// Buzzer
module Buzzer #(parameter isSim = 1,parameter isAHB = 0) (input wire clk,rst_n,
              output wire[31:0] BDMAC_RDATA,
              output wire       BDMAC_READYOUT,
              output wire[1:0]  BDMAC_RESP,
              input wire        BDMAC_SEL,
			  input wire        BDMAC_READY,
              input wire[31:0]  BDMAC_ADDR,
              input wire[1:0]   BDMAC_TRANS,
              input wire        BDMAC_WRITE,
              input wire[31:0]  BDMAC_WDATA,
              output wire[31:0] SBDMA_HADDR,
              output wire[1:0]  SBDMA_HTRANS,
              output wire       SBDMA_HWRITE,
              input wire[31:0]  SBDMA_HRDATA,
              input wire        SBDMA_HREADY,
              output wire[31:0] BBDMA_HADDR,
              output wire[1:0]  BBDMA_HTRANS,
              output wire       BBDMA_HWRITE,
              input wire[31:0]  BBDMA_HRDATA,
              input wire        BBDMA_HREADY,
              output wire PWM);
clock: 2.64 ns
lec_check: 0
abc_area: 1
cap_margin: 0
cell_pad_in_sites_global_placement: 0
core_margin: 2
core_utilization: 72
cts_cluster_diameter: 29
cts_cluster_size: 72
gpl_timing_driven: 1
hold_slack_margin: -0.1
max_routing_layer: met4
place_density_lb_addon: 0.27
setup_slack_margin: 0.68
slew_margin: 30
run.sh (not shown) runs the stock make flow with config.mk's settings and CLKGATE_MAP_FILE=.
The first run died in clock tree synthesis with DPL-0038.
Edit:
Settings changed: ABC_AREA 1 to default, CAP_MARGIN 0 to 20, CELL_PAD_IN_SITES_GLOBAL_PLACEMENT 0 to default, CORE_UTILIZATION 72 to 56, CTS_CLUSTER_DIAMETER 29 to default, CTS_CLUSTER_SIZE 72 to default, GPL_TIMING_DRIVEN 1 to default, HOLD_SLACK_MARGIN -0.1 to default, MAX_ROUTING_LAYER met4 to default, PLACE_DENSITY_LB_ADDON 0.27 to default, SETUP_SLACK_MARGIN 0.68 to default, SLEW_MARGIN 30 to 20.
Clock period 2.64 ns to 4.42 ns, I/O delays scaled along.
After rerunning:
- The changed run passed the timing, design-rule and antenna checks
- synthesized area falls by 1.1%
- die area rises by 27%
- synthesized cell count falls by 24%
Edit:
Settings changed: CORE_UTILIZATION 56 to 66, CTS_CLUSTER_SIZE from default to 42.
Clock period 4.42 ns to 3.3 ns, I/O delays scaled along.
The changed run completed and failed the layout checks on setup timing.
Global-route usage rose by 11 points.
Design area went up by a few percent.
Die size shrinks by about a fifth.
Combinational power climbs by well over a third.
Maximum frequency rose by roughly a tenth.
Sequential share of layout area came out lower by 1.3 points.
Edit:
Settings changed: CORE_UTILIZATION 66 to 70, CTS_CLUSTER_DIAMETER from default to 52, CTS_CLUSTER_SIZE 42 to default, TNS_END_PERCENT from default to 5.
Clock period 3.3 ns to 9.72 ns, I/O delays scaled along.
Effect: The new run completed with no timing, DRC or antenna violations; design area shrinks by a few percent; via count shrinks by a few percent; sequential cell count is unchanged; combinational power shrinks by well over a third; global-route usage shrinks by 0.64 points; sequential power shrinks by well over a third; final cell count shrinks by a few percent.
Edit:
Settings changed: CORE_UTILIZATION 70 to 56, CTS_CLUSTER_DIAMETER 52 to default, TNS_END_PERCENT 5 to default.
Clock period 9.72 ns to 4.61 ns, I/O delays scaled along.
The changed run completed without violations.
Total power goes up by about 100%.
Clock skew came out lower by 0.025 ns.
Cell area rises by about 0.9%.
Utilization fell by 17 points.
Synthesized cell count does not change.
Edit:
Settings changed: CORE_UTILIZATION 56 to 68, CTS_CLUSTER_SIZE from default to 35, HOLD_SLACK_MARGIN from default to -0.09.
Clock period 4.61 ns to 2.81 ns, I/O delays scaled along.
Effect: This time the run did not get past global routing on GRT-0232; synthesized area does not change; die area goes down by 17%; synthesized cell count is unchanged.

Starting RTL as in the previous note.
clock: 7.6 ns
lec_check: 0
abc_area: 0
cap_margin: 0
cell_pad_in_sites_detail_placement: 1
cell_pad_in_sites_global_placement: 0
core_margin: 7
core_utilization: 46
cts_cluster_size: 90
gpl_timing_driven: 1
hold_slack_margin: 0.05
max_routing_layer: met4
place_density_lb_addon: 0.0
setup_slack_margin: 1.02
slew_margin: 5
==> next run, changes <==
CAP_MARGIN = 10   (was 0)
CELL_PAD_IN_SITES_GLOBAL_PLACEMENT = 3   (was 0)
CORE_ASPECT_RATIO = 0.55   (was unset)
CTS_CLUSTER_DIAMETER = 292   (was unset)
CTS_CLUSTER_SIZE = 31   (was 90)
GPL_TIMING_DRIVEN = 0   (was 1)
HOLD_SLACK_MARGIN = unset   (was 0.05)
MAX_ROUTING_LAYER = met5   (was met4)
clock period = 7.62 ns   (was 7.6 ns; I/O delays follow)
The changed run failed in global placement.
Die area came out higher by 0.52%.
Synthesized area is unchanged.
Synthesized cell count stays the same.
==> next run, changes <==
ABC_AREA = unset   (was 0)
CAP_MARGIN = 20   (was 10)
CELL_PAD_IN_SITES_DETAIL_PLACEMENT = unset   (was 1)
CELL_PAD_IN_SITES_GLOBAL_PLACEMENT = unset   (was 3)
CORE_ASPECT_RATIO = unset   (was 0.55)
CORE_MARGIN = 2   (was 7)
CORE_UTILIZATION = 59   (was 46)
CTS_CLUSTER_DIAMETER = unset   (was 292)
CTS_CLUSTER_SIZE = unset   (was 31)
GPL_TIMING_DRIVEN = unset   (was 0)
MAX_ROUTING_LAYER = unset   (was met5)
PLACE_DENSITY_LB_ADDON = unset   (was 0.0)
SETUP_SLACK_MARGIN = unset   (was 1.02)
SLEW_MARGIN = 20   (was 5)
clock period = 4.76 ns   (was 7.62 ns; I/O delays follow)
Result:
- The changed run ran to the end with no violations
- synthesized area stays the same
- die size is lower by a quarter to a third
- synthesized cell count is unchanged
==> next run, changes <==
CORE_UTILIZATION = 40   (was 59)
clock period = 10.0 ns   (was 4.76 ns; I/O delays follow)
Result: Synthesized cell count is unchanged. Design area goes up by 1.1%. Wire length goes up by 5.2%. Combinational power came out lower by about 50%. Sequential power came out lower by 52%. Synthesized area is unchanged. Non-clock buffer count drops by 11. Die size went up by 46%. Total power decreases by about 50%.
==> next run, changes <==
clock period = 4.76 ns   (was 10.0 ns; I/O delays follow)
After rerunning: Total power came out higher by 110%; core utilization came out higher by 0.15 points; synthesized cell count is unchanged; wire length came out higher by 0.90%; worst setup slack loses 4.5 ns.
No activity file was given, so power comes from the tool's default toggle rates.
